==> flow/design.v (excerpt) <==
module rv32i_core(clk,rst,imem_data,dmem_rdata,  
                  imem_addr,dmem_addr,dmem_wdata,dmem_we,dmem_size  
                  );
Size in the first run: ~5400 cells after synthesis, roughly 170 I/O pins, ~78000 um^2 of cells after synthesis.
Settings: LEC_CHECK=0, CAP_MARGIN=35, CORE_MARGIN=2, CORE_UTILIZATION=66, CTS_CLUSTER_SIZE=37, SLEW_MARGIN=30; clock period 5.78 ns.
run.sh (not shown) runs the stock make flow with config.mk's settings and CLKGATE_MAP_FILE=.
The starting point stopped in 5_1_grt, error GRT-0232.
==> next run, changes <==
CAP_MARGIN = 20   (was 35)
CORE_UTILIZATION = 40   (was 66)
CTS_CLUSTER_SIZE = not set   (was 37)
SLEW_MARGIN = 20   (was 30)
clock period = 7.86 ns   (was 5.78 ns; I/O delays follow)
What happened: With this change the flow ran to the end with no violations. Die area rose by well over a third. Area after synthesis is unchanged. Synthesized cell count does not change.

---

v9:
Starting RTL as in the previous note.
Settings: LEC_CHECK=0, CAP_MARGIN=15, CORE_ASPECT_RATIO=0.87, CORE_MARGIN=2, CORE_UTILIZATION=72, CTS_CLUSTER_SIZE=37, HOLD_SLACK_MARGIN=0.29, SETUP_SLACK_MARGIN=1.83, SLEW_MARGIN=20, TNS_END_PERCENT=10; clock period 6.3 ns.
v9 got as far as global routing (5_1_grt), where a tool error ended the run.
### v9 -> v6
Settings: a change of CAP_MARGIN from 15 to 20; a deleted HOLD_SLACK_MARGIN that had been 0.29; a change of CORE_UTILIZATION from 72 to 68; a deleted CTS_CLUSTER_SIZE that had been 37; a deleted CORE_ASPECT_RATIO that had been 0.87; a deleted TNS_END_PERCENT that had been 10; a change of SETUP_SLACK_MARGIN from 1.83 to -0.27; a change of the clock period (ns, I/O delays scaled along) from 6.3 to 4.96.
[summary]
The flow ended early for v6: it failed with a tool error in global routing (5_1_grt). Taking v9 as the reference, in v6 quantity of gates resized following cts now smaller; weighted congestion reported at the end of routability-driven placement now larger. Looking at placed instance count, v6 sits 7.1% above v9. From v9 to v6, instance count of the mapped netlist did not move at all. The lower number of setup buffers added after CTS came out of v6. v6 vs v9: die boundary width down. Going from v9 to v6, the instance area after placement was found to have gone up by 3800 sq um. Relative to v9, the height of the chip of v6 is higher by about 10%. Compared with v9, v6 shows a lower starting utilization of the core area. The die of v6 is larger than the one used in v9.
Input changes introduced in v53 (baseline for comparison: v6):
Settings: putting CTS_CLUSTER_SIZE at 25 where nothing was set; swapping -0.27 for 0.88 in SETUP_SLACK_MARGIN; swapping 68 for 72 in CORE_UTILIZATION; swapping 4.96 for 6.17 in the clock period (ns, I/O delays scaled along).
Findings:
- v53: GRT-0116 in global routing (5_1_grt) -> run aborted
- Per the comparison of v53 with v6, die area went down about 5.5%, count of standard-cell rows fell about 2.4%, area after synthesis barely changed, global placer's final weighted congestion went down about 4.3%.
Here is what was changed in the inputs of v16 compared with v53.
Settings: swapping 72 for 68 in CORE_UTILIZATION; swapping 25 for 41 in CTS_CLUSTER_SIZE; swapping 0.88 for 1.61 in SETUP_SLACK_MARGIN; swapping 6.17 for 5.6 in the clock period (ns, I/O delays scaled along).
Results
- v16: it failed during clock tree synthesis (4_1_cts), and the tool reported DPL-0033.
- On v16: count of placed standard cells including taps is 397 higher than what v53 gave.
- v16 against v53; total cell area at the placement stage is up by a few percent.
- Compared to v53, v16 has detailed placement HPWL about 2.2% lower.
- On v16: initial core utilization is 3.7 points lower than what v53 gave.
- Against v53, v16 reports a height of the die that is higher.
- From v16 to v53, sequential share of the synthesized area did not move at all.
- Worst-case setup slack after placement in v16 vs v53: down 0.062 ns
- v16 against v53: width of the die moved up, routability congestion estimate from global placement saw little to no change.

---

Starting RTL as in the previous note.
make LEC_CHECK=0 CAP_MARGIN=20 CORE_MARGIN=2 CORE_UTILIZATION=58 CTS_CLUSTER_SIZE=21 SLEW_MARGIN=20 finish   # period 4.36 ns
The first run completed, yet does not pass: negative setup slack.
Then changed:
- CAP_MARGIN: 20 -> 35
- CORE_UTILIZATION: 58 -> 66
- SLEW_MARGIN: 20 -> 30
- clock period: 4.36 -> 5.78 ns (I/O delays scaled with it)
After rerunning:
- The new run ended with an error in global routing with GRT-0232
- die size is lower by 12%
- area after synthesis stays the same
- synthesized cell count is unchanged
Then changed:
- CAP_MARGIN: 35 -> 20
- CORE_UTILIZATION: 66 -> 68
- CTS_CLUSTER_SIZE: 21 -> 41
- SETUP_SLACK_MARGIN: default -> 1.31
- SLEW_MARGIN: 30 -> 20
- clock period: 5.78 -> 5.58 ns (I/O delays scaled with it)
Outcome: The changed run ended with an error in global routing; die area is lower by a few percent; synthesized cell count stays the same; synthesized area is unchanged.
Then changed:
- ABC_AREA: default -> 1
- CORE_UTILIZATION: 68 -> 58
- CTS_CLUSTER_DIAMETER: default -> 354
- CTS_CLUSTER_SIZE: 41 -> 21
- HOLD_SLACK_MARGIN: default -> 0.29
- SETUP_SLACK_MARGIN: 1.31 -> default
- clock period: 5.58 -> 4.36 ns (I/O delays scaled with it)
This time the run reached the layout checks and failed them: negative setup slack.
Area after synthesis goes up by 1.8%.
Synthesized cell count grows by 64%.
Die area went up by 19%.

---

rv32i_core again, from the RTL that the note above started with.
make LEC_CHECK=0 ABC_AREA=1 CAP_MARGIN=20 CELL_PAD_IN_SITES_DETAIL_PLACEMENT=1 CORE_MARGIN=2 CORE_UTILIZATION=40 CTS_CLUSTER_DIAMETER=183 GPL_ROUTABILITY_DRIVEN=0 MIN_ROUTING_LAYER=met2 SLEW_MARGIN=5 finish   # period 12.3 ns
The baseline died in global routing.
==> next run, changes <==
Settings changed: ABC_AREA 1 to not set, CELL_PAD_IN_SITES_DETAIL_PLACEMENT 1 to not set, CORE_MARGIN 2 to 10, CTS_CLUSTER_DIAMETER 183 to not set, GPL_ROUTABILITY_DRIVEN 0 to not set, MAX_ROUTING_LAYER set to met4, MIN_ROUTING_LAYER met2 to not set, PLACE_DENSITY_LB_ADDON set to 0.29, SLEW_MARGIN 5 to 20.
Clock period 12.3 ns to 8.5 ns, I/O delays scaled along.
With this change the flow completed with no timing, DRC or antenna violations.
Synthesized cell count decreases by well over a third.
Area after synthesis decreases slightly.
Die area increases by a few percent.
==> next run, changes <==
Settings changed: CORE_MARGIN 10 to 2, CORE_UTILIZATION 40 to 67, CTS_CLUSTER_SIZE set to 36, MAX_ROUTING_LAYER met4 to not set, PLACE_DENSITY_LB_ADDON 0.29 to not set, SLEW_MARGIN 20 to 35.
Clock period 8.5 ns to 5.74 ns, I/O delays scaled along.
This time the run never finished: it broke off in global routing (GRT-0232).
Synthesized cell count does not change.
Die area came out lower by well over a third.
Synthesized area is unchanged.
==> next run, changes <==
Settings changed: CORE_UTILIZATION 67 to 72, CTS_CLUSTER_SIZE 36 to 37, HOLD_SLACK_MARGIN set to 0.29, SETUP_SLACK_MARGIN set to 1.83, SLEW_MARGIN 35 to 20.
Clock period 5.74 ns to 6.3 ns, I/O delays scaled along.
The new run never finished: it broke off in global routing (GRT-0116).
Synthesized area stays the same.
Die area went down by 6.9%.
Synthesized cell count stays the same.
==> next run, changes <==
Settings changed: CORE_UTILIZATION 72 to 66, CTS_CLUSTER_SIZE 37 to not set, HOLD_SLACK_MARGIN 0.29 to not set, SETUP_SLACK_MARGIN 1.83 to not set, SLEW_MARGIN 20 to 30.
Clock period 6.3 ns to 5.78 ns, I/O delays scaled along.
Effect: The changed run never finished: it broke off in global routing, error GRT-0232. Area after synthesis stays the same. Synthesized cell count stays the same. Die area rose by 9.0%.
==> next run, changes <==
Settings changed: CTS_CLUSTER_SIZE set to 41, SETUP_SLACK_MARGIN set to 1.43, SLEW_MARGIN 30 to 20.
Clock period 5.78 ns to 5.71 ns, I/O delays scaled along.
After rerunning: The changed run stopped in global routing on GRT-0232. Synthesized area does not change. Die size does not change. Synthesized cell count does not change.

---

run A:
rv32i_core again, from the RTL that the note above started with.
Settings: LEC_CHECK=0, CAP_MARGIN=20, CORE_MARGIN=2, CORE_UTILIZATION=72, CTS_CLUSTER_DIAMETER=357, CTS_CLUSTER_SIZE=37, HOLD_SLACK_MARGIN=-0.05, SETUP_SLACK_MARGIN=1.83, SLEW_MARGIN=20; clock period 6.3 ns.
Run A terminated abnormally: 5_1_grt reported GRT-0232.
--- input diff run A..run B ---
diff --git a/flow/config.mk b/flow/config.mk
--- a/flow/config.mk
+++ b/flow/config.mk
@@ -10,6 +10,6 @@
 export CORE_UTILIZATION = 72
-export CTS_CLUSTER_DIAMETER = 357
 export CTS_CLUSTER_SIZE = 37
-export HOLD_SLACK_MARGIN = -0.05
-export SETUP_SLACK_MARGIN = 1.83
+export HOLD_SLACK_MARGIN = 0.29
+export PLACE_DENSITY = 0.64
+export SETUP_SLACK_MARGIN = 1.23
 export SLEW_MARGIN = 20
==> flow/constraint.sdc <==
create_clock -name core_clock -period 4.56 [get_ports {clk}]
set_input_delay 0.9120 -clock core_clock [delete_from_list [all_inputs] [get_ports {clk}]]
set_output_delay 0.9120 -clock core_clock [all_outputs]
set_load 0.01 [all_outputs]
- The final RePlAce weighted congestion in run B was higher than what run A gave.
- Run A -> run B: core outline area delta 0, exact match
- Re share of synthesized cell area in and, or, nand and nor gates: no difference whatsoever between run B and run A.
- Total cell area at the placement stage ended up about 6% higher on run B than on run A.
- Seen in the log of run B: DPL-0033 during 4_1_cts, after which the run never completed.
- Run B against run A: die area shows no meaningful change; placed wire-length estimate after detailed placement shows an increase of 14%.

---

rv32i_core again, from the RTL that the note above started with.
==> flow/design.v (excerpt) <==
module rv32i_core(clk,rst,imem_data,dmem_rdata,  
                  imem_addr,dmem_addr,dmem_wdata,dmem_we,dmem_size  
                  );
clock: 13.9 ns
lec_check: 0
abc_area: 1
cap_margin: 10
cell_pad_in_sites_global_placement: 2
core_margin: 10
core_utilization: 24
cts_cluster_diameter: 207
gpl_timing_driven: 0
max_routing_layer: met4
min_routing_layer: met2
setup_slack_margin: -0.16
slew_margin: 5
tns_end_percent: 60
The starting point stopped in 5_1_grt.
==> next run, changes <==
==> flow/config.mk (replaced) <==
export PLATFORM = sky130hd
export DESIGN_NAME = rv32i_core
export DESIGN_NICKNAME = rv32i_core
export VERILOG_FILES = /design/flow/design.v
export SDC_FILE = /design/flow/constraint.sdc
export NUM_CORES = 4
export LEC_CHECK = 0
export CAP_MARGIN = 5
export CORE_MARGIN = 2
export CORE_UTILIZATION = 66
export CTS_CLUSTER_SIZE = 35
export SLEW_MARGIN = 30
==> flow/constraint.sdc (replaced) <==
create_clock -name core_clock -period 5.78 [get_ports {clk}]
set_input_delay 1.1560 -clock core_clock [delete_from_list [all_inputs] [get_ports {clk}]]
set_output_delay 1.1560 -clock core_clock [all_outputs]
set_load 0.01 [all_outputs]
The changed run failed in 5_1_grt. Area after synthesis is lower slightly. Die area goes down by well over a third. Synthesized cell count is lower by well over a third.
==> next run, changes <==
--- a/flow/config.mk
+++ b/flow/config.mk
@@ -8 +8 @@
-export CAP_MARGIN = 5
+export CAP_MARGIN = 30
@@ -10,3 +10,5 @@
-export CORE_UTILIZATION = 66
-export CTS_CLUSTER_SIZE = 35
-export SLEW_MARGIN = 30
+export CORE_UTILIZATION = 72
+export CTS_CLUSTER_SIZE = 37
+export HOLD_SLACK_MARGIN = 0.29
+export SETUP_SLACK_MARGIN = -0.48
+export SLEW_MARGIN = 20
==> flow/constraint.sdc (replaced) <==
create_clock -name core_clock -period 6.3 [get_ports {clk}]
set_input_delay 1.2600 -clock core_clock [delete_from_list [all_inputs] [get_ports {clk}]]
set_output_delay 1.2600 -clock core_clock [all_outputs]
set_load 0.01 [all_outputs]
The new run never finished: it broke off in 5_1_grt, error GRT-0116.
Synthesized area stays the same.
Die size fell by a little under a tenth.
Synthesized cell count stays the same.

---

Starting RTL as in the previous note.
export LEC_CHECK = 0
export ABC_AREA = 1
export CAP_MARGIN = 20
export CELL_PAD_IN_SITES_DETAIL_PLACEMENT = 1
export CELL_PAD_IN_SITES_GLOBAL_PLACEMENT = 2
export CORE_MARGIN = 7
export CORE_UTILIZATION = 57
export CTS_CLUSTER_DIAMETER = 61
export GPL_TIMING_DRIVEN = 1
export HOLD_SLACK_MARGIN = 0.24
export MAX_ROUTING_LAYER = met5
export MIN_ROUTING_LAYER = met2
export SETUP_SLACK_MARGIN = -0.16
export SLEW_MARGIN = 5
export TNS_END_PERCENT = 60
create_clock -name core_clock -period 7.36 [get_ports {clk}]
The starting point died in 3_1_place_gp_skip_io, error GPL-0301.
Edit:
- CELL_PAD_IN_SITES_DETAIL_PLACEMENT: 1 -> 2
- CELL_PAD_IN_SITES_GLOBAL_PLACEMENT: 2 -> not set
- CORE_MARGIN: 7 -> 2
- CORE_UTILIZATION: 57 -> 52
- CTS_CLUSTER_DIAMETER: 61 -> 183
- GPL_ROUTABILITY_DRIVEN: not set -> 0
- GPL_TIMING_DRIVEN: 1 -> 0
- HOLD_SLACK_MARGIN: 0.24 -> not set
- MAX_ROUTING_LAYER: met5 -> not set
- SETUP_SLACK_MARGIN: -0.16 -> not set
- TNS_END_PERCENT: 60 -> not set
- clock period: 7.36 -> 12.3 ns (I/O delays scaled with it)
The changed run stopped in 3_5_place_dp.
Synthesized cell count is unchanged.
Synthesized area is unchanged.
Die area rose by about 4%.
Edit:
- CAP_MARGIN: 20 -> 35
- CORE_UTILIZATION: 52 -> 71
- CTS_CLUSTER_SIZE: not set -> 56
Outcome: The changed run ended with an error in 3_5_place_dp. Die size shrinks by 27%. Area after synthesis is unchanged. Synthesized cell count does not change.
Edit:
- ABC_AREA: 1 -> not set
- CAP_MARGIN: 35 -> 5
- CELL_PAD_IN_SITES_DETAIL_PLACEMENT: 2 -> not set
- CORE_UTILIZATION: 71 -> 70
- CTS_CLUSTER_DIAMETER: 183 -> not set
- CTS_CLUSTER_SIZE: 56 -> 41
- GPL_ROUTABILITY_DRIVEN: 0 -> not set
- GPL_TIMING_DRIVEN: 0 -> not set
- MIN_ROUTING_LAYER: met2 -> not set
- SLEW_MARGIN: 5 -> 20
- clock period: 12.3 -> 5.64 ns (I/O delays scaled with it)
=>
- The new run ended with an error in 5_1_grt
- synthesized area falls by 1.8%
- die size decreases by 0.41%
- synthesized cell count goes down by 39%

---

## garnet
rv32i_core again, from the RTL that the note above started with.
make LEC_CHECK=0 CAP_MARGIN=0 CORE_MARGIN=3 CORE_UTILIZATION=58 GPL_TIMING_DRIVEN=1 MAX_ROUTING_LAYER=met5 MIN_ROUTING_LAYER=met1 PLACE_DENSITY_LB_ADDON=0.06 SETUP_SLACK_MARGIN=-0.33 SLEW_MARGIN=20 finish   # period 4.36 ns
STATUS run=garnet STAGES=ALL_DONE FINAL_CHECKS=FAILED CAUSE=setup timing
Inputs modified between garnet and cedar:
--- a/flow/config.mk
+++ b/flow/config.mk
@@ -9,3 +9,4 @@
 export CORE_MARGIN = 3
-export CORE_UTILIZATION = 58
+export CORE_UTILIZATION = 65
+export CTS_CLUSTER_SIZE = 35
 export GPL_TIMING_DRIVEN = 1
@@ -13,3 +14,3 @@
 export MIN_ROUTING_LAYER = met1
-export PLACE_DENSITY_LB_ADDON = 0.06
+export PLACE_DENSITY = 0.6
 export SETUP_SLACK_MARGIN = -0.33
- Compared to garnet, cedar has x dimension of the die about 5.4% lower.
- cedar got as far as global routing, where a tool error ended the run.
- | garnet | all stages done | FAIL | setup timing |
- The run showing the greater post-CTS setup-driven buffer insertion count is cedar.
- Re core box area: cedar and garnet aren't equal, and the lower value belongs to cedar.
- On cedar: initial core utilization is 6.9 points higher than what garnet gave.
- Cell count after placement (cedar vs. garnet) decreases by a few percent
- Compared with garnet, cedar shows row count lower by about 5%.
- cedar against garnet: area enclosed by the die boundary saw a decrease; final RePlAce weighted congestion saw an increase.
- Between cedar and garnet, the top-level port count figures differ only marginally.
#### Input delta (umber over cedar)
==> flow/config.mk <==
export PLATFORM = sky130hd
export DESIGN_NAME = rv32i_core
export DESIGN_NICKNAME = rv32i_core
export VERILOG_FILES = /design/flow/design.v
export SDC_FILE = /design/flow/constraint.sdc
export NUM_CORES = 4
export LEC_CHECK = 0
export ABC_AREA = 1
export CAP_MARGIN = 20
export CORE_MARGIN = 2
export CORE_UTILIZATION = 69
export CTS_CLUSTER_DIAMETER = 354
export CTS_CLUSTER_SIZE = 21
export HOLD_SLACK_MARGIN = 0.29
export PLACE_DENSITY_LB_ADDON = 0.04
export SETUP_SLACK_MARGIN = 1.26
export SLEW_MARGIN = 20
Results
- umber: it failed during global routing, and the tool reported GRT-0232.
- Side by side, worst slack after detailed placement turned out higher in umber than in cedar.
- Max number of cells in the yosys synthesis report across umber and cedar: umber
- umber against cedar: average instance area after synthesis went down 38%, synthesized cell count +64%, number of levels the H-tree was split into went down, initial standard-cell utilization of the core up 3.7 points.
Relative to umber, the following input files were edited for willow:
==> flow/config.mk <==
export PLATFORM = sky130hd
export DESIGN_NAME = rv32i_core
export DESIGN_NICKNAME = rv32i_core
export VERILOG_FILES = /design/flow/design.v
export SDC_FILE = /design/flow/constraint.sdc
export NUM_CORES = 4
export LEC_CHECK = 0
export CAP_MARGIN = 0
export CORE_MARGIN = 3
export CORE_UTILIZATION = 65
export CTS_CLUSTER_SIZE = 35
export GPL_TIMING_DRIVEN = 1
export MAX_ROUTING_LAYER = met5
export MIN_ROUTING_LAYER = met1
export PLACE_DENSITY = 0.61
export SETUP_SLACK_MARGIN = -0.33
export SLEW_MARGIN = 20
==> results <==
- willow: aborted in global routing (tool error)
- The higher post-synthesis cell type count of umber and willow is in willow.
- willow against umber: die size moved up; number of CTS-inserted buffers up 76; area after synthesis now sits lower; instance tally after logic synthesis fell 3,446.
- Relative to umber, fraction of the yosys area taken by sequential cells has increased by 1.0 points in willow.
